<file path="design.v">
`timescale 1ns/1ps
`default_nettype none
module half_adder_1(a, b, sum, c_out);
input wire a, b;
output logic sum, c_out;
always_comb begin
  sum = a ^ b; 
  c_out = a & b;
end
endmodule
`timescale 1ns/1ps
`default_nettype none
module full_adder_1(a, b, c_in, sum, c_out);
input wire a, b, c_in;
output logic sum, c_out;
logic a_bar;
logic b_bar;
logic c_in_bar;
always_comb begin
  a_bar = ~a;
  b_bar = ~b;
  c_in_bar = ~c_in;
  sum = (a_bar & b_bar & c_in) | (a_bar & b & c_in_bar) | (a & b_bar & c_in_bar) | (a & b & c_in);
  c_out = (b & c_in) | (a & b) | (a & c_in);
end
endmodule
`timescale 1ns/1ps
`default_nettype none
module full_adder_2(a, b, sum, c_out);
input wire [1:0] a, b;
output logic [1:0] sum;
output logic c_out;
logic half_adder_1_0_c_out;
half_adder_1 HALF_ADDER_1_0 (.a(a[0]), .b(b[0]), .sum(sum[0]), .c_out(half_adder_1_0_c_out));
full_adder_1 FULL_ADDER_1_0 (.a(a[1]), .b(b[1]), .c_in(half_adder_1_0_c_out), .sum(sum[1]), .c_out(c_out));
endmodule
`timescale 1ns/1ps
`default_nettype none
module full_adder_3(a, b, c_in, sum, c_out);
input wire [2:0] a;
input wire b, c_in;
output logic [2:0] sum;
output logic c_out;
logic full_adder_1_0_c_out;
logic full_adder_1_1_c_out;
full_adder_1 FULL_ADDER_1_0 (.a(a[0]), .b(b), .c_in(c_in), .sum(sum[0]), .c_out(full_adder_1_0_c_out));
full_adder_1 FULL_ADDER_1_1 (.a(a[1]), .b(1'b0), .c_in(full_adder_1_0_c_out), .sum(sum[1]), .c_out(full_adder_1_1_c_out));
full_adder_1 FULL_ADDER_1_2 (.a(a[2]), .b(1'b0), .c_in(full_adder_1_1_c_out), .sum(sum[2]), .c_out(c_out));
endmodule
`timescale 1ns/1ps
`default_nettype none
module adder_8_1_bits(a, sum, c_out);
input wire [7:0] a;
output logic [2:0] sum;
output logic c_out;
logic full_adder_1_0_sum, full_adder_1_0_c_out, full_adder_1_1_sum, full_adder_1_1_c_out, full_adder_2_0_c_out;
logic [1:0] full_adder_2_0_sum;
full_adder_1 FULL_ADDER_1_0(.a(a[0]), .b(a[1]), .c_in(a[2]), .sum(full_adder_1_0_sum), .c_out(full_adder_1_0_c_out));
full_adder_1 FULL_ADDER_1_1(.a(a[3]), .b(a[4]), .c_in(a[5]), .sum(full_adder_1_1_sum), .c_out(full_adder_1_1_c_out));
full_adder_2 FULL_ADDER_2_0(.a({full_adder_1_0_c_out, full_adder_1_0_sum}), .b({full_adder_1_1_c_out, full_adder_1_1_sum}), .sum(full_adder_2_0_sum), .c_out(full_adder_2_0_c_out));
full_adder_3 FULL_ADDER_3_0(.a({full_adder_2_0_c_out, full_adder_2_0_sum}), .b(a[6]), .c_in(a[7]), .sum(sum), .c_out(c_out));
endmodule
`timescale 1ns/1ps
`default_nettype none
module comparator(live, neighbors, out);
input wire live;
input wire [2:0] neighbors;
output logic out;
always_comb begin
  out = (live & ~neighbors[2] & neighbors[1] & ~neighbors[0]) | (~neighbors[2] & neighbors[1] & neighbors[0]);
end
endmodule
`default_nettype none
`timescale 1ns/1ps
module conway_cell(clk, rst, ena, state_0, state_d, state_q, neighbors);
input wire clk;
input wire rst;
input wire ena;
input wire state_0;
output logic state_d;  
output logic state_q;
input wire [7:0] neighbors;
logic [2:0] sum;
logic c_out;
adder_8_1_bits ADDER_8_1(
    .a(neighbors),
    .sum(sum),
    .c_out(c_out)
    );
comparator COMPARATOR(
    .live(state_q),
    .neighbors(sum),
    .out(state_d)
    );
always_ff @(posedge clk ) begin
    if (rst == 1) begin
        state_q <= state_0;
    end
    else if (ena == 1) begin
        state_q <= state_d;
    end
end
endmodule
`timescale 1ns/1ps
module decoder_1_to_2(ena, in, out);
input wire ena;
input wire in;
output logic [1:0] out;
logic in_bar;
always_comb begin
  out[1] = in & ena;
  in_bar = ~ in;
  out[0] = in_bar & ena;
end
endmodule
`timescale 1ns/1ps
module decoder_2_to_4(ena, in, out);
input wire ena;
input wire [1:0] in;
output logic [3:0] out;
logic b_bar;
logic [1:0] decoder_0_out;
logic [1:0] decoder_1_out;
decoder_1_to_2 DECODER_0 (.ena(b_bar), .in(in[0]), .out(decoder_0_out[1:0]));
decoder_1_to_2 DECODER_1 (.ena(in[1]), .in(in[0]), .out(decoder_1_out[1:0]));
always_comb begin
    b_bar = ~ in[1];
    out[3] = decoder_1_out[1] & ena;
    out[2] = decoder_1_out[0] & ena;
    out[1] = decoder_0_out[1] & ena;
    out[0] = decoder_0_out[0] & ena;
end
endmodule
`timescale 1ns/1ps
module decoder_3_to_8(ena, in, out);
input wire ena;
input wire [2:0] in;
output logic [7:0] out;
logic c_bar;
logic [3:0] decoder_0_out;
logic [3:0] decoder_1_out;
decoder_2_to_4 DECODER_0 (.ena(c_bar), .in(in[1:0]), .out(decoder_0_out));
decoder_2_to_4 DECODER_1 (.ena(in[2]), .in(in[1:0]), .out(decoder_1_out));
always_comb begin
  c_bar = ~in[2];
  out[7] = decoder_1_out[3] & ena;
  out[6] = decoder_1_out[2] & ena;
  out[5] = decoder_1_out[1] & ena;
  out[4] = decoder_1_out[0] & ena;
  out[3] = decoder_0_out[3] & ena;
  out[2] = decoder_0_out[2] & ena;
  out[1] = decoder_0_out[1] & ena;
  out[0] = decoder_0_out[0] & ena;
end
endmodule
`default_nettype none
`timescale 1ns/1ps
module led_array_driver(ena, x, cells, rows, cols);
parameter N=8;  
parameter ROWS=N;
parameter COLS=N;
input wire ena;
input wire [$clog2(N):0] x;
input wire [N*N-1:0] cells;
output logic [N-1:0] rows;
output logic [N-1:0] cols;
initial begin
  if ((N <= 0) || (N > 8)) begin
    $error("N must be within 0 and 8.");
  end
  if (ROWS != COLS) begin
    $error("Non square led arrays are not supported. (%dx%d)", ROWS, COLS);
  end
  if (ROWS < N) begin
    $error("ROWS/COLS must be >= than the size of the Conway Grid.");
  end
end
wire [N-1:0] x_decoded;
decoder_3_to_8 COL_DECODER(ena, x[$clog2(N)-1:0], x_decoded);
always_comb begin
  cols = x_decoded;
  rows[0] = ~cells[x*ROWS];
  rows[1] = ~cells[x*ROWS + 1];
  rows[2] = ~cells[x*ROWS + 2];
  rows[3] = ~cells[x*ROWS + 3];
  rows[4] = ~cells[x*ROWS + 4];
  rows[5] = ~cells[x*ROWS + 5];
  rows[6] = ~cells[x*ROWS + 6];
  rows[7] = ~cells[x*ROWS + 7];
end
endmodule
`default_nettype none  
module main(clk, buttons, init_cells, leds, rgb, cols, rows);
parameter game_divider = 8;  
parameter display_divider = 2;  
parameter N = 8;  
parameter M = N + 2;  
initial if (N < 3) $error("N has to be >= 3 to make for interesting patterns.");
initial if (M !== (N+2)) $error("M must N+2=%d, not %d", N+2,M);  
input wire clk;
input wire [1:0] buttons;
logic rst; always_comb rst = buttons[0];  
input wire [N*N-1:0] init_cells;  
output logic [1:0] leds;
output logic [2:0] rgb;
output wire [N-1:0] cols;
output wire [N-1:0] rows;
logic [game_divider:0] game_counter;
logic [display_divider:0] display_counter;
logic rst_game; always_comb rst_game = buttons[0] | buttons[1];
logic step_game;
logic [$clog2(N):0] x;
wire [M*M-1:0] bordered_cells_q;  
wire [M*M-1:0] bordered_cells_d; 
logic [M*M-1:0] bordered_cells_0;  
logic [N*N-1:0] cells_q;  
logic [N*N-1:0] cells_0;  
always_comb begin : io_logic 
    leds[0] = buttons[0] ^ buttons[1];
    leds[1] = buttons[0] & buttons[1];
    rgb[0] = ~( buttons[0] & ~buttons[1]);
    rgb[1] = ~(~buttons[0] &  buttons[1]);
    rgb[2] = ~( buttons[0] &  buttons[1]);
end
led_array_driver #(.ROWS(N), .COLS(N), .N(N)) LED_DRIVER (
  .ena(1'b1),
  .cells(cells_q),
  .x(x),
  .rows(rows[N-1:0]),
  .cols(cols[N-1:0])
);
generate
  genvar r;
  for (r = 0; r < M; r = r + 1) begin : init_rows
    if ((r == 0) || (r == M-1)) begin : border_row
      always_comb bordered_cells_0[M*(r+1)-1:M*r] = 0;
    end else begin : inner_row
      always_comb bordered_cells_0[M*(r+1)-1:M*r] = {1'b0, init_cells[N*r-1:N*(r-1)], 1'b0};
    end
  end
endgenerate
function int cell_index(int i, int j);
  cell_index = M*j + i;
endfunction
generate
  genvar i;
  genvar j;
  for (i = 0; i < M; i = i + 1) begin : cells_x
    for (j = 0; j < M; j = j + 1) begin : cells_y
      if ( (i > 0) && (i < (M-1)) && (j > 0) && (j < (M-1)) ) begin
        conway_cell CELL(
          .clk(clk), .rst(rst_game), .ena(step_game),
          .neighbors({
            bordered_cells_q[cell_index(i-1, j-1)],
            bordered_cells_q[cell_index(i-1, j  )],
            bordered_cells_q[cell_index(i-1, j+1)],
            bordered_cells_q[cell_index(i  , j+1)],
            bordered_cells_q[cell_index(i+1, j+1)],
            bordered_cells_q[cell_index(i+1, j  )],
            bordered_cells_q[cell_index(i+1, j-1)],
            bordered_cells_q[cell_index(i  , j-1)]
          }),
          .state_0(bordered_cells_0[cell_index(i, j)]),
          .state_d(bordered_cells_d[cell_index(i, j)]),
          .state_q(bordered_cells_q[cell_index(i, j)])
        );
      end else begin  
        assign bordered_cells_q[cell_index(i,j)] = bordered_cells_0[cell_index(i,j)];
        assign bordered_cells_d[cell_index(i,j)] = 0;
      end
    end
  end
  for (i = 0; i < N; i = i + 1) begin
    always_comb begin
        cells_q[N*(i+1)-1:N*i] = bordered_cells_q[M*(i+2)-2:M*(i+1)+1];
        cells_0[N*(i+1)-1:N*i] = bordered_cells_0[M*(i+2)-2:M*(i+1)+1];
    end
  end
endgenerate
parameter faster_divider = 15;
always_ff @(posedge clk) begin : clocks_and_dividers  
  if (rst) begin
      game_counter <= 0;
      display_counter <= 0;
      x <= 0;
  end
  else begin
      if (game_counter[game_divider]) begin
        game_counter <= 0;
      end
      else begin 
        game_counter <= game_counter + 1;
      end
      if(display_counter[display_divider]) begin
        display_counter <= 0;
        if(x >= (N-1)) begin
          x <= 0;
        end
        else begin
          x <= x + 1;
        end
      end
      else begin
        display_counter <= display_counter + 1;
      end
  end
end  
always_comb step_game = game_counter[game_divider];  
endmodule
`default_nettype wire  
</file>
<file path="run.sh">
#!/bin/bash
# the make line also repeats each setting of config.mk as NAME=value (left out here)
make -C /OpenROAD-flow-scripts/flow DESIGN_CONFIG=/design/flow/config.mk WORK_HOME=/design/flow/orfs CLKGATE_MAP_FILE= finish
</file>
<file path="config.mk">
export PLATFORM = sky130hd
export DESIGN_NAME = main
export DESIGN_NICKNAME = main
export VERILOG_FILES = /design/flow/design.v
export SDC_FILE = /design/flow/constraint.sdc
export NUM_CORES = 4
export LEC_CHECK = 0
export ABC_AREA = 1
export CAP_MARGIN = 5
export CELL_PAD_IN_SITES_DETAIL_PLACEMENT = 2
export CELL_PAD_IN_SITES_GLOBAL_PLACEMENT = 0
export CORE_ASPECT_RATIO = 0.6
export CORE_MARGIN = 9
export CORE_UTILIZATION = 29
export CTS_CLUSTER_DIAMETER = 324
export GPL_ROUTABILITY_DRIVEN = 0
export GPL_TIMING_DRIVEN = 0
export HOLD_SLACK_MARGIN = 0.2
export MIN_ROUTING_LAYER = met2
export PLACE_DENSITY_LB_ADDON = 0.14
export SETUP_SLACK_MARGIN = 1.03
export SLEW_MARGIN = 0
export TNS_END_PERCENT = 85
</file>
<file path="constraint.sdc">
create_clock -name core_clock -period 6.76 [get_ports {clk}]
set_input_delay 1.3520 -clock core_clock [delete_from_list [all_inputs] [get_ports {clk}]]
set_output_delay 1.3520 -clock core_clock [all_outputs]
set_load 0.01 [all_outputs]
</file>
==> notes.md, run 1 <==
Main metrics from the flow reports.

The most frequently used library cell after synthesis is inv_1. The count of nets left with antenna violations once routing finished came out at 0. The run finished with no timing, DRC or antenna violations. The number of cells on the worst reg-to-reg path came out at 10. The total area inside the core boundary comes to 39700 um^2.

The launch point of the worst register-to-register path is recorded as cells_x[7].cells_y[4].genblk1.CELL.state_q$_DFFE_PP_. The source of the worst hold timing path is game_counter[0]$_SDFF_PP0_. The endpoint arrival time on the critical path came out at 2.96 ns.

Warnings reported by Yosys during synthesis add up to 9. The setup path with the least slack is of type input port to output pin. Synthesis instantiated 28 different standard cells from the library. The number of standard cells reported by yosys came out at 1276. The estimated wirelength of the detail-placed design is 29700 um.

For reference, the critical path is captured by leds[0]. The number of hold violations in the final report is 0. The count of final max-slew check failures came out at 0.

For this run, the leading register cell type out of synthesis is edfxtp_1. The final cell count without fillers came out at 1902. The end of the worst hold path is game_counter[0]$_SDFF_PP0_.

The average vias per placed instance came out at 6.24. The cell sequence reported for the critical path is clkdlybuf4s50_1 -> inv_1 -> ha_1 -> clkdlybuf4s50_1. The TritonCTS clock tree is yes. The area added between synthesis and finish came out at 15.6%. The total wirelength of the detailed-routed design is 38800 um.

Setup repair after global routing left no endpoint under its margin. The clock-pin slew on the worst setup and hold paths is 0.07 ns. The upper clock frequency limit came out at 232 MHz. The floorplan has 56 rows. The slew check shows that the tightest pin keeps a relative margin of 51.6%. The remaining global-route overflow is 0. The total clock sinks came out at 80.

The maximum number of pins on one net before global-route repair came out at 35. Across all register-to-register paths, the minimum setup slack is 3.82 ns. The number of enable flip-flop cells came out at 64. The number of inserted filler cells in the final layout is 4374. After synthesis, the share of flip-flops with an asynchronous set or reset is 0%. The number of nets in the final layout is 1789. The max-capacitance violation count is 0. The count of instances resized after the clock tree is built came out at 0. The area of the die is 48800 um^2.

The synthesized netlist devotes 3.17% of its cell area to XOR and XNOR gates. The horizontal die dimension reported for this design is 279 um. The slowest stage of the critical path belongs to the cell clkdlybuf4s50_1. The total buffers and inverters traversed by the critical path came out at 3. The count of boundary I/O pins came out at 88. The critical path endpoint has a required time of 5.41 ns. Per the synthesis report, the AND-OR/OR-AND share of the synthesized area is 3.53%. The length of the first detailed-routing pass in iterations came out at 6.

Per the placement report, the placed cell count is 1886. The worst stage delay on the critical path came out at 0.60 ns. Note that the worst hold path type here is register to register.

The final timing summary puts the cycle share of the worst path at 63.7%. Post-CTS timing repair inserted 0 buffers for setup. The number of cells traversed by the worst hold path is 1. The critical path runs through a total of 4 cells. The post-synthesis average cell area is 9.32 um^2.

The sequential element share of the synthesized area came out at 18.9%. Per STA, the library cell used most along the worst path is clkdlybuf4s50_1. By count the netlist is led by inv_1, nand2_1, fa_1. Looking at the clock tree report, the H-tree level count equals 3. fa_1 takes more of the synthesized area than any other cell. In this run, the number of DRC markers left after iteration 0 of detailed routing was 1152. The post-synthesis register bit count came out at 80.

The synthesized instance count is 1276. Per the timing report, the most critical flop-to-flop path finishes at cells_x[6].cells_y[3].genblk1.CELL.state_q$_DFFE_PP_.

The family with the most delay on the worst path is buffers and inverters. 0 antenna diodes ended up in the layout. The initial antenna violation count came to 0. Between clock sinks in the finished design, the worst skew comes to 0.00840 ns. The via count of the first global-routing pass came out at 15100.

The startpoint of the worst setup timing path is buttons[0]. The clock tree root buffer cell is clkbuf_16. The main area contributors are fa_1, edfxtp_1, ha_1. The overall fraction of global-route tracks in use is 24.5%.

The post-layout minimum cycle time came out at 4.31 ns. The height of the die came out at 175 um. The latest clock arrival within the worst-skew pair is 0.38 ns.

The buffer levels on the longest clock path came out at 2. The final setup TNS is 0 ns. The DRC violation count after routing is 0. The yosys stat chip area is 11900 um^2. The total clock buffers created by CTS came out at 9. The fraction of synthesized area in multiplexers is 0.0842%. The floorplan net count is 1690. Summing over every cut layer, the via total after detailed routing is 11900.

The critical-path maximum fanout came out at 5. The final tally of setup violations came out at 0. The count of hold-fix buffers inserted at cts is 0.

The worst setup path is launched from an input port. For this sky-water flow run, the detailed-routed wirelength per cell is reported as 20.4 um. The initial core utilization is 29.9%. The global-route wire length before repair is 60200 um. The slew at the pin closest to its max-slew limit came out at 0.725 ns.

The area share of fa/ha/maj cells after synthesis is 48.9%. The post-synthesis simple-gate area fraction came out at 12.3%. Grouping non-sequential cells by family puts the most area in adder cells. The count of input and output buffers is 87. The warning total across the stage logs is 69.

The worst setup path is captured at an output pin. The fraction of post-synthesis cell area in the top cell type by area came out at 33.0%. The synthesized area is 11900 um^2.
-- metal layers --
layer  up-vias  global-route usage [%]  wire length [um]
met2      3195                    27.5             20400
li1       4027                       -                 -
met4        10                    2.76              1240
met3       139                    35.6             16700
met5         -                    9.43               462
met1      4496                       -                 0
-- final cells by class --
class / instances / area, um^2 / share of cell area (%)
Multi-Input combinational cell: 816 / 8080 / 58.8
Sequential cell: 80 / 2240 / 16.3
Inverter: 353 / 1340 / 9.72
Timing Repair Buffer: 88 / 898 / 6.54
Tap cell: 522 / 653 / 4.75
Clock buffer: 12 / 278 / 2.02
Buffer: 27 / 231 / 1.68
Clock inverter: 4 / 22.5 / 0.164
-- metrics by stage --
stage               utilization, %  hold slack [ns]  worst slack, ns  instance area [um^2]
floorplan                        -            0.399             2.97                 11900
global placement              33.8            0.418            0.708                 13400
detailed placement            33.8            0.430             2.43                 13400
CTS                           34.6            0.449             2.43                 13700
global route                  34.6            0.480             2.38                 13700
finish                        34.6            0.453             2.45                 13700
==> run 2, diff against run 1 <==
Settings changed: ABC_AREA 1 to 0, CAP_MARGIN 5 to 20, CELL_PAD_IN_SITES_DETAIL_PLACEMENT 2 to not set, CELL_PAD_IN_SITES_GLOBAL_PLACEMENT 0 to 2, CORE_ASPECT_RATIO 0.6 to not set, CORE_MARGIN 9 to 2, CORE_UTILIZATION 29 to 68, CTS_CLUSTER_DIAMETER 324 to not set, CTS_CLUSTER_SIZE set to 47, GPL_ROUTABILITY_DRIVEN 0 to not set, HOLD_SLACK_MARGIN 0.2 to not set, PLACE_DENSITY set to 0.59, PLACE_DENSITY_LB_ADDON 0.14 to not set, SETUP_SLACK_MARGIN 1.03 to 0.0, SLEW_MARGIN 0 to 25, TNS_END_PERCENT 85 to not set.
Clock period 6.76 ns to 3.62 ns, I/O delays scaled along.
==> run 2 against run 1 <==
  * The run now fails in global placement without I/O (3_1_place_gp_skip_io)
  * Area after synthesis up 0.49%
  * Die area decreased by 62%
  * Synthesized cell count is 11% lower
==> notes.md, run 2 <==
Results of the implementation run.

The flow did not finish. The run ended at global placement without I/O (3_1_place_gp_skip_io). The first error in the log reads "[ERROR GPL-0301] Utilization 106.249 % exceeds 100%". The synthesized area came out at 11900 um^2.

The synthesized netlist was found by Yosys to have 1132 cells. Among all flip-flop cells after synthesis, the most frequent one is edfxtp_1. After floorplanning, the die was sized to cover 18600 um^2.

The sequential element share of the synthesized area came out at 18.8%. Ranked by total cell area, the synthesized netlist is headed by fa_1, edfxtp_1, ha_1. The post-synthesis average cell area is 10.6 um^2. For this run, the number of Yosys warnings is 9. Summing the areas of all fa, ha and maj instances in the mapped netlist gives 48.7% of the synthesized area.

The combinational family with the most area after synthesis is adder cells. The unique cell type count in the Yosys netlist came out at 40. Of the total synthesized cell area, the portion taken by AND, OR, NAND and NOR gates is 4.70%. The area fraction of the largest cell type after synthesis is 32.8%. The fraction of synthesized area in multiplexers is 3.61%. The floorplan row count came out at 48.

The synthesized netlist devotes 8.17% of its cell area to compound gates. The post-synthesis register bit count is 80. By count the netlist is led by inv_1, fa_1, ha_1.

The height of the die is 137 um. The floorplan net count is 1546. The yosys stat chip area came out at 11900 um^2.

The fraction of synthesized cell area in xor and xnor cells came out at 3.30%. The initial core utilization is 69.3%. The core box area is 17200 um^2. The synthesized instance count came out at 1132. The biggest area contributor in the post-synthesis netlist is fa_1.

The die extent in x came out at 137 um. The number of enable flip-flop cells is 64. inv_1 is the most common cell in the netlist. The share of async-settable or async-resettable flops after synthesis is 0%.
==> run 3, diff against run 2 <==
Settings changed: ABC_AREA 0 to not set, CAP_MARGIN 20 to 10, CELL_PAD_IN_SITES_DETAIL_PLACEMENT set to 2, CELL_PAD_IN_SITES_GLOBAL_PLACEMENT 2 to not set, CORE_ASPECT_RATIO set to 0.6, CORE_UTILIZATION 68 to 29, CTS_CLUSTER_SIZE 47 to not set, GPL_TIMING_DRIVEN 0 to not set, MIN_ROUTING_LAYER met2 to not set, PLACE_DENSITY 0.59 to not set, PLACE_DENSITY_LB_ADDON set to 0.06, SETUP_SLACK_MARGIN 0.0 to -0.07, SLEW_MARGIN 25 to 20.
Clock period 3.62 ns to 3.6 ns, I/O delays scaled along.
==> run 3 against run 2 <==
  * Now clean on timing, DRC and antenna
  * Die area up 130%
  * Synthesized cell count stayed put
  * Area after synthesis unchanged
==> notes.md, run 3 <==
Main metrics from the flow reports.

The normalized max-slew margin is 58.0%. The highest metal layer with signal wires is met4. The count of input and output buffers came out at 87. STA classifies the critical path startpoint as a register. The master of the slowest instance on the critical path is mux4_1. The count of final max-slew check failures came out at 0. The startpoint of the worst setup timing path is x[2]$_SDFFE_PP0P_.

The sequential element share of the synthesized area came out at 18.8%. The maximum number of pins on one net before global-route repair is 41. The compound-cell area share of the yosys netlist came out at 8.17%. The floorplan step defined a core boundary enclosing 40500 um^2. The first global-routing pass estimated 54100 um of wire. The number of standard cells reported by yosys is 1132.

The remaining antenna violation count came out at 0. The number of diodes came out at 0. The length of the first detailed-routing pass in iterations is 4.

The die extent in x came out at 266 um. The cell sequence reported for the critical path is buf_12 -> mux4_1 -> nand2_1 -> a21o_1 -> clkdlybuf4s50_1. Note that the worst hold path type here is register to register. The number of nets in the final layout is 1666. The synthesized instance count came out at 1132. The clock tree root buffer cell is clkbuf_16. The area added between synthesis and finish is 17.5%. The fraction of synthesized cell area in xor and xnor cells came out at 3.30%. The critical-path maximum fanout is 19. By count the netlist is led by inv_1, fa_1, ha_1. The routed metal-1 wirelength is 17800 um. The initial utilization of the core area, before any placement, comes to 29.5%. The final tally of setup violations came out at 0. The area share of fa/ha/maj cells after synthesis came out at 48.7%.

The post-layout minimum cycle time came out at 3.32 ns. The run finished with no timing, DRC or antenna violations. After synthesis the cells add up to 11900 um^2. Buffers inserted during clock tree synthesis total 9. The DRC violation count after routing came out at 0. The setup slack of the most critical reg-to-reg path is 0.39 ns. The floorplan row count came out at 57.

Per the placement report, the placed cell count is 1772. The post-synthesis average cell area is 10.6 um^2. In this run the full chip footprint comes out at 42900 um^2. The total met3 wirelength after detailed routing came out at 841 um.

The number of hold violations in the final report is 0. Summed over all nets, the half-perimeter wirelength after detailed placement is 27100 um. TritonCTS built the clock tree. The fraction of synthesized area in multiplexers is 3.61%.

The number of inserted filler cells in the final layout is 4341. The number of cells on the worst reg-to-reg path came out at 11. The fraction of post-synthesis cell area in the top cell type by area came out at 32.8%. The via count of the first global-routing pass is 9274. The die is 161 um tall. Of all cell types, the one taking the most synthesized area is fa_1. The post-synthesis simple-gate area fraction is 4.70%.

As reported, the later end of the worst-skew pair has a clock insertion delay of 0.37 ns. In the post-synthesis netlist, the biggest area contributors are fa_1, edfxtp_1, ha_1. In the hold report, the worst path ends at display_counter[0]$_SDFF_PP0_.

The worst setup path is captured at an output pin. The remaining global-route overflow is 0. The floorplan net count is 1546.

The endpoint arrival time on the critical path came out at 2.60 ns. The total length of routed met2 wires is 14700 um. The initial antenna violation count is 0.

The share of async-settable or async-resettable flops after synthesis came out at 0%. The slew at the pin closest to its max-slew limit is 0.629 ns. Per the timing report, the most critical flop-to-flop path finishes at cells_x[7].cells_y[3].genblk1.CELL.state_q$_DFFE_PP_.

The count of boundary I/O pins came out at 88. The number of cells traversed by the worst hold path came out at 1. On the worst setup and hold paths after CTS, the clock-pin slew comes to 0.07 ns. The launch instance of the worst register-to-register path is cells_x[7].cells_y[2].genblk1.CELL.state_q$_DFFE_PP_. The count of instances resized after the clock tree is built came out at 0. The source of the worst hold timing path is display_counter[0]$_SDFF_PP0_. For reference, the critical path is captured by rows[4]. Global routing used 16.7% of the available tracks across all layers.

The combinational family with the most area after synthesis is adder cells. The most common flop cell mapped by yosys is edfxtp_1. The number of levels in the clock H-tree is 3. Setup repair after global routing left no endpoint under its margin. The routed design has 33500 um of wire. The via count of the routed design is 8047.

Per the gpl log, the routability congestion estimate is 0.752. The average vias per placed instance is 4.50. The report puts the hold buffer count at CTS at 0. The buffer levels on the longest clock path is 2. In the final run the clock tree shows a worst skew of 0.00924 ns.

The post-route clock period utilization came out at 92.2%. The number of maximum-capacitance violations recorded for the run is 0. The path type of the worst setup path is register to output pin. In the post-synthesis netlist, the cell with the most instances is inv_1. The total buffers and inverters traversed by the critical path came out at 2. The unique cell type count in the Yosys netlist came out at 40. The worst stage delay on the critical path is 0.63 ns. The timing report lists the critical path depth as 5 cells.

For this run, the chip area from Yosys synthesis comes to 11900 um^2. The post-synthesis register bit count is 80. The family with the most delay on the worst path is buffers and inverters. The first routing iteration left 230 violations.

The upper clock frequency limit is 301 MHz. The average wire length per cell after detail routing is 18.7 um. For this run, the number of standard cells in the final layout without fillers is 1788. The final setup TNS is 0 ns. The endpoint required time on the critical path came out at 2.88 ns.

According to the CTS report, the clock sink count is 80. Per the repair_timing log after CTS, setup buffers inserted total 0. The number of warnings issued by yosys came out at 9. The warning total across the stage logs came out at 69. The number of enable flip-flop cells came out at 64.
[run 3: final cells by class]
type,count,area (um^2),area share [%]
multi-input cells,658,8200,58.4
flip-flops and latches,80,2240,16.0
inverters,370,1390,9.89
repair buffers,133,1270,9.02
well taps,531,664,4.73
clock buffers,11,254,1.81
clock inverters,5,27.5,0.196
[run 3: through the flow]
stage | util [%] | hold slack, ns | setup slack (ns) | cell area, um^2
2_1_floorplan | - | 0.398 | 0.236 | 11900
3_3_place_gp | 34.0 | 0.420 | 0.422 | 13800
3_5_place_dp | 34.0 | 0.415 | 0.351 | 13800
4_1_cts | 34.7 | 0.433 | 0.210 | 14000
5_1_grt | 34.7 | 0.475 | 0.115 | 14000
6_report | 34.7 | 0.430 | 0.280 | 14000
[run 3: per-layer routing]
metal | GRT usage [%] | up-vias
met5 | 0 | -
li1 | - | 3737
met2 | 26.1 | 65
met1 | 24.8 | 4234
met4 | 2.30 | 0
met3 | 2.68 | 11
==> run 4, diff against run 3 <==
Settings changed: ABC_AREA set to 1, CAP_MARGIN 10 to 20, CELL_PAD_IN_SITES_DETAIL_PLACEMENT 2 to not set, CELL_PAD_IN_SITES_GLOBAL_PLACEMENT set to 1, CORE_ASPECT_RATIO 0.6 to 1.1, CORE_MARGIN 2 to 9, CORE_UTILIZATION 29 to 63, GPL_TIMING_DRIVEN set to 0, MIN_ROUTING_LAYER set to met2, PLACE_DENSITY_LB_ADDON 0.06 to 0.27, SETUP_SLACK_MARGIN -0.07 to 0.64.
Clock period 3.6 ns to 2.66 ns, I/O delays scaled along.
==> run 4 against run 3 <==
  * The flow now stops in global routing (5_1_grt)
  * Area after synthesis shrank 0.49%
  * Synthesized cell count grew 13%
  * Die area shrank 44%
==> notes.md, run 4 <==
Results of the implementation run.

The total clock sinks is 80. The floorplan row count is 52. The area share of fa/ha/maj cells after synthesis came out at 48.9%.

The sequential element share of the synthesized area came out at 18.9%. The tree is rooted in a clkbuf_16. The fraction of synthesized cell area in xor and xnor cells came out at 3.17%. For reference, simple AND, OR, NAND and NOR cells occupy 12.3% of the area reported after synthesis. The share of async-settable or async-resettable flops after synthesis is 0%. In this run, synthesis produced a sequential element count of 80.

The core box area is 18500 um^2. The area of the die came out at 24100 um^2. The compound-cell area share of the yosys netlist came out at 3.53%.

From left edge to right edge, the die measures 149 um. The share of synthesized area in the top cell type comes to 33.0%. Yosys attributes the largest share of cell area to fa_1, edfxtp_1, ha_1.

The number of enable flip-flop cells is 64. Progress stopped at global routing (5_1_grt). The tool reported: "[ERROR DPL-0038] Utilization greater than 100%, impossible to legalize". The fraction of synthesized area in multiplexers came out at 0.0842%. The synthesized instance count is 1276. In the synthesized netlist, the dominant kind of combinational cell is adder cells. The number of placed cells counting well taps is 1606. The flow did not finish.

When the netlist entered floorplanning its net count stood at 1690. The post-synthesis average cell area came out at 9.32 um^2. The synthesized area came out at 11900 um^2.

The estimated wirelength of the detail-placed design is 20800 um. The initial core utilization is 64.3%. The buffer levels on the longest clock path came out at 2.

The total clock buffers created by CTS came out at 9. The height of the die is 162 um. The instance area at placement is 13200 um^2. The count of input and output buffers is 87. The number of levels in the clock H-tree is 3. The yosys stat chip area came out at 11900 um^2.

fa_1 takes more of the synthesized area than any other cell. Synthesis instantiated 28 different standard cells from the library. The synthesis log from Yosys contains 9 warnings. Yosys stat counts 1276 cells in the synthesized netlist.

The global placement routability congestion is 0.831. The most common flop cell mapped by yosys is edfxtp_1. The count of boundary I/O pins is 88.

Ranked by instance count, the synthesized netlist is headed by inv_1, nand2_1, fa_1. For this run the top cell type by instance count after synthesis was inv_1.
run 4: per-stage QoR:
| step | worst slack (ns) | util, % | setup TNS, ns |
|---|---|---|---|
| floorplan | 0.0892 | - | 0 |
| global placement | -0.505 | 71.5 | -33.48 |
| detailed placement | -0.523 | 71.5 | -36.46 |
| CTS | 0.0163 | 88.2 | 0 |
run 4: repair_timing:
| item | CTS |
|---|---|
| resized | 400 |
| gates cloned | 11 |
| hold buffers | 0 |
| endpoints found under the setup margin | 146 |
| pin swaps | 196 |
| buffers inserted | 173 |
==> run 5, diff against run 4 <==
Settings changed: ABC_AREA 1 to not set, CAP_MARGIN 20 to 10, CELL_PAD_IN_SITES_DETAIL_PLACEMENT set to 0, CELL_PAD_IN_SITES_GLOBAL_PLACEMENT 1 to not set, CORE_ASPECT_RATIO 1.1 to 1.23, CORE_MARGIN 9 to 2, CORE_UTILIZATION 63 to 67, GPL_TIMING_DRIVEN 0 to not set, MIN_ROUTING_LAYER met2 to not set, PLACE_DENSITY_LB_ADDON 0.27 to not set, SETUP_SLACK_MARGIN 0.64 to -0.07.
Clock period 2.66 ns to 2.97 ns, I/O delays scaled along.
==> run 5 against run 4 <==
  * Now fails the layout checks on setup timing
  * Synthesized cell count down 11%
  * Die area down 22%
  * Area after synthesis up 0.49%
==> notes.md, run 5 <==
Main metrics from the flow reports.

The combinational gate area is 8210 um^2. The report lists the violated layout checks as setup timing. The routed design shows a via density per instance of 5.31.

The area share of fa/ha/maj cells after synthesis came out at 48.7%. The setup slack of the most critical reg-to-reg path is -0.002 ns. The number of levels in the clock H-tree came out at 3.

The synthesized area is 11900 um^2. For the pin with the worst max-slew slack, the measured transition is 0.599 ns. The number of nets in the final layout came out at 1730.

Setup repair after global routing could not meet its margin everywhere. The utilization of the core after routing came out at 80.7%.

The count of final max-slew check failures came out at 0. The number of hold violations in the final report came out at 0. The number of standard cells reported by yosys is 1132. The overall fraction of global-route tracks in use is 28.7%. The endpoint kind of the worst setup timing path is a register. The count of input and output buffers came out at 87.

The area added between synthesis and finish is 19.1%. RePlAce ended its routability-driven mode at a weighted congestion of 0.832. The number of cells traversed by the worst hold path came out at 1. The post-synthesis simple-gate area fraction is 4.70%. Per the timing report, the achievable frequency comes out to 336 MHz. The number of enable flip-flop cells is 64. The sequential element share of the synthesized area came out at 18.8%. The compound-cell area share of the yosys netlist came out at 8.17%.

The max-capacitance violation count came out at 0. The synthesized instance count came out at 1132. The number of inserted filler cells in the final layout came out at 1141. STA lists the endpoint of the worst register-to-register path as cells_x[4].cells_y[4].genblk1.CELL.state_q$_DFFE_PP_. The remaining antenna violation count came out at 0. The total buffers and inverters traversed by the critical path came out at 3. The registers of the reported paths see a clock transition of 0.07 ns. Before CTS, the worst setup slack after placement is 0.0236 ns. The area of all sequential standard cells is 2240 um^2. The via count of the first global-routing pass is 9056. The routed layout has 8200 vias. The path type of the worst setup path is register to register. STA classifies the critical path startpoint as a register.

The worst-case setup margin in the final layout is -0.00242 ns. The critical path maximum fanout is 7.

The biggest area contributor in the post-synthesis netlist is fa_1. The report lists the cells along the critical path as clkinvlp_4 -> buf_12 -> fa_1 -> inv_1 -> ha_1 -> fa_1 -> ha_1 -> xor2_1 -> a21oi_1 -> a31o_2. The dominant cell by count in the synthesized netlist is inv_1.

In the routed design, unresolved DRC markers number 0. CTS placed an instance of clkbuf_16 at the clock tree root. The share of async-settable or async-resettable flops after synthesis came out at 0%. The length of the first detailed-routing pass in iterations is 5. The arrival time of data at the worst endpoint is listed as 3.08 ns. Logic depth along the worst register-to-register path is recorded as 10. The count of boundary I/O pins is 88.

Per the slew report, the remaining headroom to the max-slew limit stands at 60.0%. In this run the deepest clock path goes through 2 buffers. The family with the most delay on the worst path is adder cells. Per the hold report, the tightest min-delay path originates at display_counter[0]$_SDFF_PP0_. The number of diodes came out at 0. Among all flip-flop cells after synthesis, the most frequent one is edfxtp_1.

The depth of the critical timing path with buffers and inverters included came out at 10. For reference, the critical path is captured by cells_x[4].cells_y[4].genblk1.CELL.state_q$_DFFE_PP_. For reference, the top cells by count after synthesis are inv_1, fa_1, ha_1. Entering global routing, the biggest net connects 48 pins.

The floorplan net count is 1546. The startpoint of the worst setup timing path is cells_x[5].cells_y[4].genblk1.CELL.state_q$_DFFE_PP_. Per the TritonCTS log, the buffer count is 9.

The endpoint required time on the critical path is 3.08 ns. The post-layout minimum cycle time came out at 2.97 ns. The fraction of synthesized area in multiplexers came out at 3.61%. The initial antenna violation count came out at 0. The total wirelength of the detailed-routed design came out at 25400 um. The master of the slowest instance on the critical path is fa_1. The latest clock arrival within the worst-skew pair is 0.36 ns. The remaining global-route overflow came out at 0. The first global-routing pass estimated 43000 um of wire. The height of the die came out at 152 um. The unique cell type count in the Yosys netlist is 40.

The fraction of post-synthesis cell area in the top cell type by area came out at 32.8%. Once iteration 0 of detailed routing completed, the report listed 297 DRC markers. The worst setup skew after layout came out at 0.0118 ns. Dividing the final minimum period by the clock period gives 100%. The final tally of setup violations is 1. The post-synthesis average cell area came out at 10.6 um^2. TritonCTS built the clock tree. The run finished, with violations left. The average wire length per cell after detail routing came out at 16.4 um. The main area contributors are fa_1, edfxtp_1, ha_1. CTS saw 80 sinks. The die extent in x came out at 124 um. Note that the worst hold path type here is register to register. Yosys shows that the main logic family after synthesis is adder cells. The worst stage delay on the critical path came out at 0.48 ns. The initial core utilization is 67.7%. Per the synthesis report, the XOR/XNOR share of the synthesized area is 3.30%. The number of warnings issued by yosys came out at 9. The core box area is 17600 um^2.

The floorplan row count is 54. The logs give a warning total of 72. The yosys stat chip area came out at 11900 um^2.

The launch instance of the worst register-to-register path is cells_x[5].cells_y[4].genblk1.CELL.state_q$_DFFE_PP_. The synthesized design contains 80 register bits. Summed over all nets, the half-perimeter wirelength after detailed placement is 20700 um. Looking at the hold checks, the worst path lands on display_counter[0]$_SDFF_PP0_. The area of the die is 18900 um^2.
[run 5: timing repair]
action | 4_1_cts | 5_1_grt
setup buffers | 0 | 15
setup endpoints to repair | 0 | 10
gates resized | 0 | 9
hold buffers | 0 | 0
[run 5: final cells by class]
type	count	area share, %
clock inverters	7	0.413
well taps	224	1.97
multi-input cells	658	57.7
inverters	370	9.87
repair buffers	197	12.7
flip-flops and latches	80	15.8
clock buffers	9	1.58
[run 5: layer usage]
layer,vias up,GRT usage (%),part of all wire [%]
met1,4101,34.6,40
li1,3865,-,-
met2,166,51.6,53
met3,68,3.35,2.8
met5,-,0,0
met4,0,12.8,4.5
[run 5: metrics by stage]
step	area [um^2]	setup TNS, ns	instances	hold WS [ns]
4_1_cts	14100	-0.0201	1530	0.431
2_1_floorplan	11900	0	1132	0.398
3_3_place_gp	13800	0	1514	0.409
6_report	14200	-0.00242	1545	0.429
3_5_place_dp	13800	0	1514	0.420
5_1_grt	14200	-1.34	1545	0.440
==> run 6, diff against run 5 <==
Settings changed: CAP_MARGIN 10 to 15, CELL_PAD_IN_SITES_DETAIL_PLACEMENT 0 to not set, CELL_PAD_IN_SITES_GLOBAL_PLACEMENT set to 1, CORE_ASPECT_RATIO 1.23 to 1.19, CORE_MARGIN 2 to 7, CORE_UTILIZATION 67 to 19, CTS_CLUSTER_SIZE set to 31, GPL_ROUTABILITY_DRIVEN set to 0, GPL_TIMING_DRIVEN set to 0, HOLD_SLACK_MARGIN set to -0.07, PLACE_DENSITY_LB_ADDON set to 0.24, SETUP_SLACK_MARGIN -0.07 to not set, SLEW_MARGIN 20 to 30, TNS_END_PERCENT set to 50.
Clock period 2.97 ns to 4.28 ns, I/O delays scaled along.
==> run 6 against run 5 <==
  * Now clean on timing, DRC and antenna
  * Die area grew to 3.7 times the previous value
  * Clock skew is essentially flat
  * Global-route usage shrank 18 points
  * Synthesized cell count is the same
  * Critical path depth shrank 5
  * Highest routed layer unchanged
  * Clock-buffer cell count is the same
  * Sequential share of layout area grew 0.079 points
  * Largest cell class unchanged
  * Register-to-register slack gained 1.2 ns
  * Sequential cell count is the same
==> notes.md, run 6 <==
Main metrics from the flow reports.

The capture point of the worst register-to-register path is recorded as cells_x[3].cells_y[6].genblk1.CELL.state_q$_DFFE_PP_. The post-route clock period utilization came out at 83.1%.

The core region is 62300 um^2. The warning total across the stage logs is 69. The via count of the first global-routing pass is 8457. The compound-cell area share of the yosys netlist came out at 8.17%. The final tally of setup violations came out at 0. Per the synthesis report, the simple-gate share of the synthesized area is 4.70%.

The minimum hold slack is 0.430 ns. For reference, the critical path cell chain is buf_2 -> clkinv_1 -> ha_1 -> and2_1 -> clkdlybuf4s50_1.

The DRC violation total after the first TritonRoute iteration is 242. Sorting the synthesized cells by how often they occur yields inv_1, fa_1, ha_1. The count of instances resized after the clock tree is built came out at 0.

Global routing consumed, over all layers together, 10.3% of the routing resources. The count of boundary I/O pins is 88. The number of cells on the worst reg-to-reg path came out at 9. The area added between synthesis and finish came out at 18.5%. The normalized max-slew margin is 37.6%.

The fraction of synthesized area in multiplexers came out at 3.61%. TritonCTS built the clock tree. The DRC violation count after routing came out at 0.

The count of final max-slew check failures came out at 0. OpenSTA lists the critical path endpoint as cols[4]. Per the synthesis report, the single largest cell type by area occupies 32.8% of cell area. The number of cells on the worst hold path is listed as 1. Setup repair after global routing left no endpoint under its margin. The combinational family with the most area after synthesis is adder cells. The number of nets in the final layout came out at 1645. The worst setup skew after layout came out at 0.0114 ns. The length of the first detailed-routing pass in iterations came out at 4. The height of the die is 288 um.

The launch point of the critical path was reported as x[0]$_SDFFE_PP0P_. The tree is rooted in a clkbuf_16. The unique cell type count in the Yosys netlist is 40.

The end of the worst hold path is display_counter[0]$_SDFF_PP0_. The upper clock frequency limit is 281 MHz. For the worst setup path, the data arrival time is 2.70 ns.

The average vias per placed instance is 3.77. The worst hold path belongs to the class register to register. The most common flop cell mapped by yosys is edfxtp_1. Clock tree synthesis inserted a total of 9 buffers.

The initial antenna violation count is 0. The clock-pin slew on the worst setup and hold paths is 0.07 ns. For this run the top cell type by instance count after synthesis was inv_1. STA classifies the critical path endpoint as an output pin. The number of diodes came out at 0. The post-layout minimum cycle time is 3.56 ns. The number of warnings issued by yosys came out at 9. The post-synthesis register bit count came out at 80. The area of the die is 70100 um^2. The count of buffers added on input and output ports is 87. The run finished with no timing, DRC or antenna violations. The number of enable flip-flop cells is 64. Global routing finished with a remaining overflow of 0. The floorplan net count came out at 1546.

In this run the remaining antenna-violating nets after routing total 0. Per the post-synthesis stats, the area per cell is 10.6 um^2. Looking at the reg2reg group, the worst path starts from cells_x[3].cells_y[7].genblk1.CELL.state_q$_DFFE_PP_. The slew at the pin closest to its max-slew limit came out at 0.936 ns.

The synthesized netlist has a Yosys-reported chip area of 11900 um^2. The max-capacitance violation count is 0. Looking at the critical path, the single cell with the biggest stage delay is clkinv_1. Once the floorplan was initialized, standard cells occupied 19.2% of the core. The worst stage delay on the critical path came out at 0.56 ns.

For this design, the sink count on the clock tree is 80. The die extent in x came out at 244 um.

The path type of the worst setup path is register to output pin. Entering global routing, the biggest net connects 35 pins. The leading area contributor after synthesis is fa_1. STA classifies the critical path startpoint as a register. Per the final timing report, the hold violations number 0. The count of hold-fix buffers inserted at cts came out at 0. After synthesis, flip-flops and latches occupy 18.8% of the total area. The area share of fa/ha/maj cells after synthesis came out at 48.7%.

Post-CTS timing repair inserted 0 buffers for setup. The critical-path maximum fanout is 11. For reference, the top cells by area after synthesis are fa_1, edfxtp_1, ha_1. The total wirelength of the detailed-routed design is 34500 um. The utilization of the core after routing came out at 22.7%. The first global-routing pass estimated 53900 um of wire. The launch point of the worst min-delay path is recorded as display_counter[0]$_SDFF_PP0_. The buffer levels on the longest clock path came out at 2. The critical path crosses 5 cells after its start point. The average wire length per cell after detail routing is 16.8 um. The number of levels in the clock H-tree came out at 3.

The HPWL after detailed placement is 27400 um. The synthesized area is 11900 um^2. Per the synthesis report, the XOR/XNOR share of the synthesized area is 3.30%.

The setup slack of the most critical reg-to-reg path came out at 1.16 ns. The synthesized instance count came out at 1132. The latest clock arrival within the worst-skew pair came out at 0.39 ns. The OpenROAD report gives the critical path a required time of 3.42 ns.

The total buffers and inverters traversed by the critical path is 3. Across all layers, the routed design uses 7744 vias. The floorplan row count came out at 100.

For this design, Yosys synthesis ends with a cell count of 1132. The family with the most delay on the worst path is buffers and inverters. The share of async-settable or async-resettable flops after synthesis is 0%.
run 6: cell type report:
class                      count  area, um^2
buffer                        24         138
clock inverter                 7        53.8
timing repair buffer          88         898
multi-input combinational    658        8180
inverter                     370        1390
clock buffer                   9         225
tap                          816        1020
sequential                    80        2240
fill                        6781       48200
run 6: metrics by stage:
step / instance area, um^2 / TNS [ns] / worst slack [ns] / cells
finish: 14200 / 0 / 0.721 / 2052
global route: 14200 / 0 / 0.554 / 2052
CTS: 14200 / 0 / 0.625 / 2052
detailed placement: 13900 / 0 / 0.392 / 2036
global placement: 13800 / -116.04 / -1.82 / 2035
floorplan: 11900 / 0 / 0.780 / 1132
run 6: routing by layer:
layer,share of wire [%],track usage (%),vias to the layer above
li1,-,-,3695
met1,46,13.4,3956
met2,51,17.9,77
met3,2.3,1.21,16
met4,1.5,2.82,0
met5,0,0,-
==> run 7, diff against run 6 <==
Settings changed: ABC_AREA set to 1, CAP_MARGIN 15 to 20, CELL_PAD_IN_SITES_GLOBAL_PLACEMENT 1 to not set, CORE_ASPECT_RATIO 1.19 to not set, CORE_MARGIN 7 to 2, CORE_UTILIZATION 19 to 67, CTS_CLUSTER_DIAMETER set to 302, CTS_CLUSTER_SIZE 31 to 94, GPL_ROUTABILITY_DRIVEN 0 to not set, GPL_TIMING_DRIVEN 0 to not set, HOLD_SLACK_MARGIN -0.07 to -0.1, PLACE_DENSITY_LB_ADDON 0.24 to not set, SLEW_MARGIN 30 to 20, TNS_END_PERCENT 50 to not set.
Clock period 4.28 ns to 7.0 ns, I/O delays scaled along.
==> run 7 against run 6 <==
  * Still clean on timing, DRC and antenna
  * Utilization rose by 53 points
  * Worst hold slack got worse by 0.0049 ns
  * Sequential cell count did not move
  * Setup slack improved by 1.8 ns
  * First-iteration DRC count grew 87%
  * Routed wire length is 28% lower
  * Area after synthesis shrank 0.49%
  * Sequential share of layout area up 1.2 points
  * Non-clock buffer count decreased by 21
  * Die area fell by 73%
  * Critical path type is now input port to register
==> notes.md, run 7 <==
Main metrics from the flow reports.

The run finished with no timing, DRC or antenna violations. The worst setup path is captured at a register. The DRC violation count after routing is 0. The area of the die came out at 18800 um^2. The sequential element share of the synthesized area is 18.9%.

The kind of cell with the highest combined delay along the critical path is buffers and inverters. The synthesized instance count is 1276. Measured along the x axis, the die boundary spans 137 um. RePlAce ended its routability-driven mode at a weighted congestion of 0.780.

The average wire length per cell after detail routing is 15.6 um. The initial core utilization came out at 68.7%. The number of levels in the clock H-tree is 3. The via count of the first global-routing pass is 8764.

The script reports the combined buffer and inverter count of the critical path as 5. The fraction of synthesized area in multiplexers came out at 0.0842%. The stat command in Yosys gives a chip area of 11900 um^2. Ranked by total cell area, the synthesized netlist is headed by fa_1, edfxtp_1, ha_1. Traced cell by cell, the critical path runs through clkdlybuf4s50_1 -> inv_1 -> ha_2 -> buf_4 -> inv_4 -> or2_2 -> buf_4.

The clock-pin slew on the worst setup and hold paths is 0.07 ns. Post-route period utilization is reported as 63.7%. For the worst flop-to-flop path, the logic depth is 8. The worst hold path terminates at display_counter[0]$_SDFF_PP0_. The number of enable flip-flop cells is 64. For the pin with the worst max-slew slack, the measured transition is 1.09 ns. For the final routed database, the setup TNS stands at 0 ns. Compared with the post-synthesis result, the final layout area differs by 10.6%.

The latest clock arrival within the worst-skew pair is 0.36 ns.

For the worst reg-to-reg path, the endpoint reported by OpenROAD is cells_x[7].cells_y[2].genblk1.CELL.state_q$_DFFE_PP_. The number of buffers inserted to repair setup after CTS came out at 0. The most used flip-flop cell after synthesis is edfxtp_1.

The remaining global-route overflow came out at 0. The warning total across the stage logs came out at 71. STA classifies the critical path startpoint as an input port. The post-synthesis register bit count is 80. In this run the critical register-to-register path is launched from cells_x[7].cells_y[3].genblk1.CELL.state_q$_DFFE_PP_. The area share of fa/ha/maj cells after synthesis came out at 48.9%. For the worst min-delay path, the startpoint reported by OpenROAD is display_counter[0]$_SDFF_PP0_.

The upper clock frequency limit came out at 224 MHz. The minimum hold slack came out at 0.425 ns. The cell type that accounts for the most area after synthesis is fa_1. The setup slack of the most critical reg-to-reg path came out at 4.18 ns. The clock tree root buffer cell is clkbuf_16. In this run, the synthesized area fraction spent on and/or/nand/nor cells is recorded as 12.3%. The depth of the critical timing path with buffers and inverters included came out at 7.

The launch point of the critical path was reported as buttons[0]. The initial antenna violation count came to 0. The floorplan row count came out at 48. The estimated wirelength of the detail-placed design came out at 17900 um.

The count of instances resized after the clock tree is built is 0. The buffer levels on the longest clock path came out at 2. Among the non-sequential cells, adder cells take the most area. The worst stage delay on the critical path came out at 0.78 ns. In the routed layout, each cell is associated on average with a via count of 5.29. The number of standard cells reported by yosys came out at 1276. Note that the worst hold path type here is register to register. Between clock sinks in the finished design, the worst skew comes to 0.0102 ns. The number of nets in the final layout is 1765.

Yosys reports that the most numerous cell types are inv_1, nand2_1, fa_1. According to the timing report, the arrival time at the worst endpoint equals 4.43 ns. The maximum number of pins on one net before global-route repair is 80. The via count of the routed design came out at 8364. Setup repair after global routing left no endpoint under its margin. In the post-synthesis netlist, the cell with the most instances is inv_1. Max-cap violations in this run came to 0. The total clock sinks came out at 80. The fraction of synthesized cell area in xor and xnor cells is 3.17%. During placement, the flow inserted port buffers numbering 87. The master of the slowest instance on the critical path is inv_4.

The number of inserted filler cells in the final layout is 1302. The instance area at placement is 12800 um^2.

The total wirelength of the detailed-routed design is 24700 um. The count of boundary I/O pins is 88. The share of async-settable or async-resettable flops after synthesis is 0%.

The synthesized area is 11900 um^2. Per the TritonCTS log, the buffer count is 9. The critical-path maximum fanout came out at 79.

The final cell area excluding filler cells came out at 13100 um^2. The compound-cell area share of the yosys netlist came out at 3.53%. In this run the mean area of a mapped cell was 9.32 um^2. The endpoint required time on the critical path came out at 6.98 ns. The number of hold violations in the final report came out at 0. The synthesized design devotes to its leading area cell type 33.0% of total area. TritonCTS built the clock tree. The final tally of setup violations came out at 0. The unique cell type count in the Yosys netlist is 28. The number of warnings issued by yosys came out at 9. The path type of the worst setup path is input port to register. The DRC violation total after the first TritonRoute iteration came out at 453. Once detail routing completed, the nets flagged for antenna violations numbered 0.

The cell repeated most along the worst path is buf_4. The length of the first detailed-routing pass in iterations came out at 5. The first global-routing pass estimated 42100 um of wire. The normalized max-slew margin came out at 27.0%. The height of the die is 137 um.

The post-layout minimum cycle time came out at 4.46 ns. Per the final report, max-transition violations number 0. The floorplan net count came out at 1690.

The core box area is 17300 um^2. The number of diodes came out at 0. The overall fraction of global-route tracks in use is 28.7%. Per STA, the endpoint of the critical path is cells_x[8].cells_y[7].genblk1.CELL.state_q$_DFFE_PP_. The report puts the hold buffer count at CTS at 0. The number of cells traversed by the worst hold path came out at 1.
[run 7: cell type report]
cell class              instances  area [um^2]  share of cell area (%)
clock buffers                  10          250                    1.90
flip-flops and latches         80         2240                    17.1
inverters                     353         1340                    10.2
well taps                     225          282                    2.14
multi-input cells             816         8080                    61.5
clock inverters                 6         52.6                   0.400
repair buffers                 91          901                    6.85
[run 7: layer usage]
metal  vias up  global-route usage [%]  wire [um]
met5         -                       0          0
met4         0                    8.88        540
met3        38                    2.65        933
met2       187                    49.1      12500
met1      4142                    39.1      10600
li1       3997                       -          -
[run 7: through the flow]
stage                     util [%]  std cells  setup slack, ns
after detailed placement      74.2       1565             2.12
after floorplan                  -       1276             3.16
after global routing          76.0       1581             2.36
after global placement        74.2       1565             2.17
final                         76.0       1581             2.54
after CTS                     76.0       1581             2.50
==> run 8, diff against run 7 <==
Settings changed: ABC_AREA 1 to not set, CORE_UTILIZATION 67 to 62, CTS_CLUSTER_DIAMETER 302 to not set, CTS_CLUSTER_SIZE 94 to not set, HOLD_SLACK_MARGIN -0.1 to not set, PLACE_DENSITY set to 0.6.
Clock period 7.0 ns to 6.46 ns, I/O delays scaled along.
==> run 8 against run 7 <==
  * Register-to-register slack worse by 0.82 ns
  * Worst hold slack better by 0.0078 ns
  * Utilization is 5.2 points lower
  * Routed wire length is 5.8% lower
  * Sequential share of layout area is 0.23 points lower
  * Design area is 1.4% higher
  * Sequential cell count stayed put
  * Synthesized cell count is 11% lower
  * Critical path depth is 3 lower
==> notes.md, run 8 <==
Main metrics from the flow reports.

In this run, the number of DRC markers left after iteration 0 of detailed routing was 252. The maximum number of pins on one net before global-route repair is 75. TritonCTS built the clock tree.

The critical-path maximum fanout is 13. Detailed routing inserted a total of 7552 vias. The count of hold-fix buffers inserted at cts is 0.

The area added between synthesis and finish came out at 11.5%. The number of diodes is 0.

CTS saw 80 sinks. The count of boundary I/O pins is 88. After legalization and detailed placement, the total HPWL measured 17900 um. The count of buffers added on input and output ports is 87.

The height of the die came out at 143 um. The average wire length per cell after detail routing came out at 15.8 um. The post-layout minimum cycle time came out at 4.33 ns.

The core box area came out at 18800 um^2. Looking at the clock tree report, the maximum root-to-sink buffer count equals 2. The remaining global-route overflow came out at 0. The worst setup path is captured at an output pin. At the end of the flow, the number of nets in the layout was 1622. The total clock buffers created by CTS is 9.

The global-route wire length before repair is 39600 um. The compound-cell area share of the yosys netlist is 8.17%. The startpoint of the worst setup timing path is x[0]$_SDFFE_PP0P_. The instance area at placement came out at 13000 um^2. The area share of fa/ha/maj cells after synthesis is 48.7%. The latest clock arrival within the worst-skew pair came out at 0.36 ns. The cell type that accounts for the most area after synthesis is fa_1. The area of the die is 20400 um^2. The stage logs contain a warning count of 71. The unique cell type count in the Yosys netlist came out at 40. Checking max transition, the worst relative margin is 27.9%. The upper clock frequency limit is 231 MHz.

The report counts max-capacitance violations totalling 0. Counting endpoints that fail hold in the final report gives 0. The total wirelength of the detailed-routed design is 23200 um. The worst stage delay on the critical path is 0.85 ns.

The most common flop cell mapped by yosys is edfxtp_1. Summed over all routing layers, the global router reports a total usage of 25.2%. The die extent in x is 143 um.

Per STA, the endpoint of the critical path is cols[0]. The initial antenna violation count came to 0. Clock skew on the completed layout was measured at 0.00903 ns. The fraction of post-synthesis cell area in the top cell type by area is 32.8%.

The number of levels in the clock H-tree came out at 3. The number of buffers inserted to repair setup after CTS came out at 0. The tree is rooted in a clkbuf_16.

The via count of the first global-routing pass is 8124. The run finished with no timing, DRC or antenna violations. The family with the most delay on the worst path is buffers and inverters. The synthesis report lists the most area-consuming cells as fa_1, edfxtp_1, ha_1.

By startpoint and endpoint, the worst setup path is classified as register to output pin. The floorplan row count is 50. For the worst reg-to-reg path, the startpoint reported by OpenROAD is cells_x[7].cells_y[2].genblk1.CELL.state_q$_DFFE_PP_. The depth of the critical timing path with buffers and inverters included is 4. The yosys stat chip area is 11900 um^2. The final cell area excluding filler cells is 13300 um^2. STA classifies the critical path startpoint as a register.

The length of the first detailed-routing pass in iterations came out at 4. After detailed routing, the number of remaining DRC violations is 0. The final tally of setup violations came out at 0. The synthesized netlist devotes 3.30% of its cell area to XOR and XNOR gates. The remaining antenna violation count came out at 0. The endpoint arrival time on the critical path came out at 3.04 ns. Once the clock tree was built, the resizer swapped 0 gates to a different size. The slowest stage of the critical path is the dfxtp_1 cell. The post-synthesis register bit count is 80. The synthesized area came out at 11900 um^2. The slew at the pin closest to its max-slew limit came out at 1.08 ns. The total buffers and inverters traversed by the critical path is 2.

Setup repair after global routing left no endpoint under its margin. In this run the register-to-register setup slack is 3.36 ns. Yosys reports that the most numerous cell types are inv_1, fa_1, ha_1. The post-route clock period utilization is 67.1%.

The initial core utilization came out at 63.4%. Listed in order, past its start point the critical path passes clkinv_1 -> ha_1 -> nor2b_1 -> clkdlybuf4s50_1. The number of standard cells reported by yosys is 1132. During synthesis, Yosys emitted a total of 9 warnings.

The global placement routability congestion came out at 0.769. On the final layout, the worst hold slack is 0.433 ns. The min-delay analysis places its worst path in the category register to register. The endpoint required time on the critical path came out at 5.17 ns. The post-synthesis simple-gate area fraction came out at 4.70%. The synthesized instance count is 1132.

The average vias per placed instance is 5.13. The launch point of the worst min-delay path is recorded as display_counter[0]$_SDFF_PP0_.

Counting flops with an async set or reset pin after synthesis yields a share of 0%. The fraction of synthesized area in multiplexers came out at 3.61%. The end of the worst hold path is display_counter[0]$_SDFF_PP0_. In the hold timing report, the worst path depth is 1.

The number of cells on the worst reg-to-reg path came out at 11. The final max-slew violation count recorded for this run is 0. The endpoint identified for the worst register-to-register timing path is cells_x[7].cells_y[3].genblk1.CELL.state_q$_DFFE_PP_.

Among the non-sequential cells, adder cells take the most area. In this run, synthesis inferred 64 flip-flops with an integrated enable. The final setup TNS is 0 ns. In the post-synthesis netlist, the cell with the most instances is inv_1. The post-synthesis average cell area came out at 10.6 um^2. The clock-pin slew on the worst setup and hold paths is 0.07 ns. The floorplan net count came out at 1546. The sequential element share of the synthesized area came out at 18.8%.
## run 8: stage by stage
step,setup slack [ns],utilization (%),instances
after floorplan,2.52,-,1132
after global placement,2.20,69.2,1457
after detailed placement,2.17,69.2,1457
after CTS,2.16,70.8,1473
after global routing,2.07,70.8,1473
final,2.13,70.8,1473
## run 8: layout make-up
type / instances / area (um^2)
multi-input cells: 658 / 8200
fillers: 1463 / 5510
flip-flops and latches: 80 / 2240
inverters: 370 / 1390
repair buffers: 89 / 886
well taps: 260 / 325
clock buffers: 9 / 225
clock inverters: 7 / 58.8
## run 8: metal layers
layer / GRT usage [%] / vias to the layer above / part of all wire [%] / routed length, um
met5: 0 / - / 0 / 0
met4: 9.17 / 0 / 2.7 / 620
met3: 2.65 / 34 / 3.3 / 763
met2: 43.8 / 132 / 50 / 11600
met1: 33.1 / 3742 / 44 / 10200
li1: - / 3644 / - / -
